==> inputs of 06-19 <==
==> flow/design.v <==
`timescale 1ns / 1ps
module rotr
    #(parameter BW = 64)
    (
        input [BW - 1:0] val,     
        input [5:0] n_1,          
        input [5:0] n_2,          
        output [BW - 1:0] out
    );
    assign out = ((val >> n_1) | (val << (BW - n_1))) ^ ((val >> n_2) | (val << (BW - n_2)));
endmodule
`timescale 1ns / 1ps
module round_counter (
    input clk,               
    input load,              
    input inc,               
    output reg [3:0] dout,   
    output reg done          
);
    always @(posedge clk) begin
        if (load) begin
            dout <= 0;        
            done <= 0;
        end
        else if (inc && !done) begin
            dout <= dout + 1;        
            if (dout == 4'd11)       
                done <= 1;
        end
    end
endmodule
`timescale 1ns / 1ps
module ascon_p_serial_multiround     
     #(parameter BW = 64) (
         input clk,
         input rstn,
         input en,                        
         input en_inc,                    
         input [2:0] slice_idx,           
         input [BW-1:0] slice_in,         
         output reg [BW-1:0] slice_out,   
         output done                      
     );
    reg [BW-1:0] state [0:4];
    wire [3:0] round;
    wire [BW*5 - 1:0] next_state_w;
    always @(posedge clk or negedge rstn) begin
        if (!rstn) begin
            state[0] <= 0; state[1] <= 0; state[2] <= 0;
            state[3] <= 0; state[4] <= 0;
        end else if (en) begin
            state[slice_idx] <= slice_in;
        end 
        else if (en_inc && !done) begin
            {state[0], state[1], state[2], state[3], state[4]} <= next_state_w;
        end
    end
    wire [BW-1:0] s_rc0, s_rc1, s_rc2, s_rc3, s_rc4;
    wire [BW-1:0] s_p1_0, s_p1_1, s_p1_2, s_p1_3, s_p1_4;
    wire [BW-1:0] t0, t1, t2, t3, t4;
    wire [BW-1:0] s_p2_0, s_p2_1, s_p2_2, s_p2_3, s_p2_4;
    wire [BW-1:0] s_sub_0, s_sub_1, s_sub_2, s_sub_3, s_sub_4;
    wire [BW-1:0] s_q0, s_q1, s_q2, s_q3, s_q4;
    wire [BW-1:0] s_ld_0, s_ld_1, s_ld_2, s_ld_3, s_ld_4;
    assign s_rc0 = state[0];
    assign s_rc1 = state[1];
    assign s_rc2 = state[2] ^ {{56'd0}, (8'd240 - 8'd15 * round)};  
    assign s_rc3 = state[3];
    assign s_rc4 = state[4];
    assign s_p1_0 = s_rc0 ^ s_rc4;
    assign s_p1_4 = s_rc4 ^ s_rc3;
    assign s_p1_2 = s_rc2 ^ s_rc1;
    assign s_p1_1 = s_rc1;
    assign s_p1_3 = s_rc3;
    assign t0 = (~s_p1_0) & s_p1_1;
    assign t1 = (~s_p1_1) & s_p1_2;
    assign t2 = (~s_p1_2) & s_p1_3;
    assign t3 = (~s_p1_3) & s_p1_4;
    assign t4 = (~s_p1_4) & s_p1_0;
    assign s_p2_0 = s_p1_0 ^ t1;
    assign s_p2_1 = s_p1_1 ^ t2;
    assign s_p2_2 = s_p1_2 ^ t3;
    assign s_p2_3 = s_p1_3 ^ t4;
    assign s_p2_4 = s_p1_4 ^ t0;
    assign s_sub_1 = s_p2_1 ^ s_p2_0;
    assign s_sub_0 = s_p2_0 ^ s_p2_4;
    assign s_sub_3 = s_p2_3 ^ s_p2_2;
    assign s_sub_2 = s_p2_2 ^ {BW{1'b1}};
    assign s_sub_4 = s_p2_4;
    assign s_ld_0 = s_sub_0 ^ s_q0;
    assign s_ld_1 = s_sub_1 ^ s_q1;
    assign s_ld_2 = s_sub_2 ^ s_q2;
    assign s_ld_3 = s_sub_3 ^ s_q3;
    assign s_ld_4 = s_sub_4 ^ s_q4;
    assign next_state_w = {s_ld_0, s_ld_1, s_ld_2, s_ld_3, s_ld_4};
    reg [BW-1:0] tmp_out;
    always @(*) begin
        case (slice_idx)
            3'd0: tmp_out = state[0];
            3'd1: tmp_out = state[1];
            3'd2: tmp_out = state[2];
            3'd3: tmp_out = state[3];
            3'd4: tmp_out = state[4];
            default: tmp_out = 0;
        endcase
    end
    always @(posedge clk or negedge rstn) begin
        if (!rstn)
            slice_out <= 'd0;
        else 
            slice_out <= tmp_out;
    end
    round_counter round_ctr (
        .clk(clk),
        .load(!rstn || en),    
        .inc(en_inc),
        .dout(round),
        .done(done)
    );
    rotr ROT0(.val(s_sub_0), .n_1(19), .n_2(28), .out(s_q0));
    rotr ROT1(.val(s_sub_1), .n_1(61), .n_2(39), .out(s_q1));
    rotr ROT2(.val(s_sub_2), .n_1(1),  .n_2(6),  .out(s_q2));
    rotr ROT3(.val(s_sub_3), .n_1(10), .n_2(17), .out(s_q3));
    rotr ROT4(.val(s_sub_4), .n_1(7),  .n_2(41), .out(s_q4));
endmodule
==> flow/run.sh <==
#!/bin/bash
# the make line also repeats each setting of config.mk as NAME=value (left out here)
make -C /OpenROAD-flow-scripts/flow DESIGN_CONFIG=/design/flow/config.mk WORK_HOME=/design/flow/orfs CLKGATE_MAP_FILE= finish
==> flow/config.mk <==
export PLATFORM = sky130hd
export DESIGN_NAME = ascon_p_serial_multiround
export DESIGN_NICKNAME = ascon_p_serial_multiround
export VERILOG_FILES = /design/flow/design.v
export SDC_FILE = /design/flow/constraint.sdc
export NUM_CORES = 4
export LEC_CHECK = 0
export CAP_MARGIN = 20
export CORE_MARGIN = 2
export CORE_UTILIZATION = 71
export CTS_CLUSTER_DIAMETER = 193
export MAX_ROUTING_LAYER = met4
export SLEW_MARGIN = 20
==> flow/constraint.sdc <==
create_clock -name core_clock -period 3.61 [get_ports {clk}]
set_input_delay 0.7220 -clock core_clock [delete_from_list [all_inputs] [get_ports {clk}]]
set_output_delay 0.7220 -clock core_clock [all_outputs]
set_load 0.01 [all_outputs]
==> 10-16: changes against 06-19 <==
--- a/flow/config.mk
+++ b/flow/config.mk
@@ -6,8 +6,13 @@
 export NUM_CORES = 4
 export LEC_CHECK = 0
-export CAP_MARGIN = 20
-export CORE_MARGIN = 2
-export CORE_UTILIZATION = 71
-export CTS_CLUSTER_DIAMETER = 193
+export ABC_AREA = 1
+export CAP_MARGIN = 10
+export CELL_PAD_IN_SITES_DETAIL_PLACEMENT = 0
+export CORE_MARGIN = 8
+export CORE_UTILIZATION = 58
+export CTS_CLUSTER_SIZE = 22
+export GPL_TIMING_DRIVEN = 1
 export MAX_ROUTING_LAYER = met4
+export PLACE_DENSITY = 0.55
+export SETUP_SLACK_MARGIN = 0.9
 export SLEW_MARGIN = 20
==> flow/constraint.sdc (replaced) <==
create_clock -name core_clock -period 4.49 [get_ports {clk}]
set_input_delay 0.8980 -clock core_clock [delete_from_list [all_inputs] [get_ports {clk}]]
set_output_delay 0.8980 -clock core_clock [all_outputs]
set_load 0.01 [all_outputs]
==> comparison table <==
| quantity | 06-19 | 10-16 |
|---|---|---|
| Fillers | 2,426 | 5,057 |
| Count of inserted antenna diode cells | 10 | 33 |
| Mean instance size in the synthesized netlist | 8.82 µm² | 6.65 µm² |
| Slew @ Worst Pin | 1300 ps | 2080 ps |
| Relative slew slack | 12.9% | -39.4% |
| Met2 wire length | 58,000 µm | 75,500 µm |
| Via-per-instance ratio | 7.29 | 6.67 |
| Routability Congestion | 1.24 | 1.29 |
| Logic area | 0.0227 mm² | 0.0244 mm² |
| Count of clock-net buffers in the final layout | 67 | 63 |
| Min Tclk post-route | 4170 ps | 4210 ps |
| Share of cell area taken by flip-flops and latches | 25.2% | 23.3% |
| RR Endpoint | state[3][61]$_DFFE_PN0P_ | state[2][1]$_DFFE_PN0P_ |
| Final clock skew | 36.2 ps | 53.4 ps |
| Area of the die | 0.0477 mm² | 0.0703 mm² |
| Slack of the critical path | -556 ps | 276 ps |
| Worst path arrival time | 4630 ps | 4770 ps |
| Status | failed layout checks | failed layout checks |
| Violated checks | setup timing | capacitance limit, slew limit |
| Total setup violations reported at the end of the flow | 48 | 0 |
| Post-cts resize count | 85 | 111 |
| Initial Utilization | 71.9% | 58.5% |
| Multi-Input Combinational | 2,980 | 4,268 |
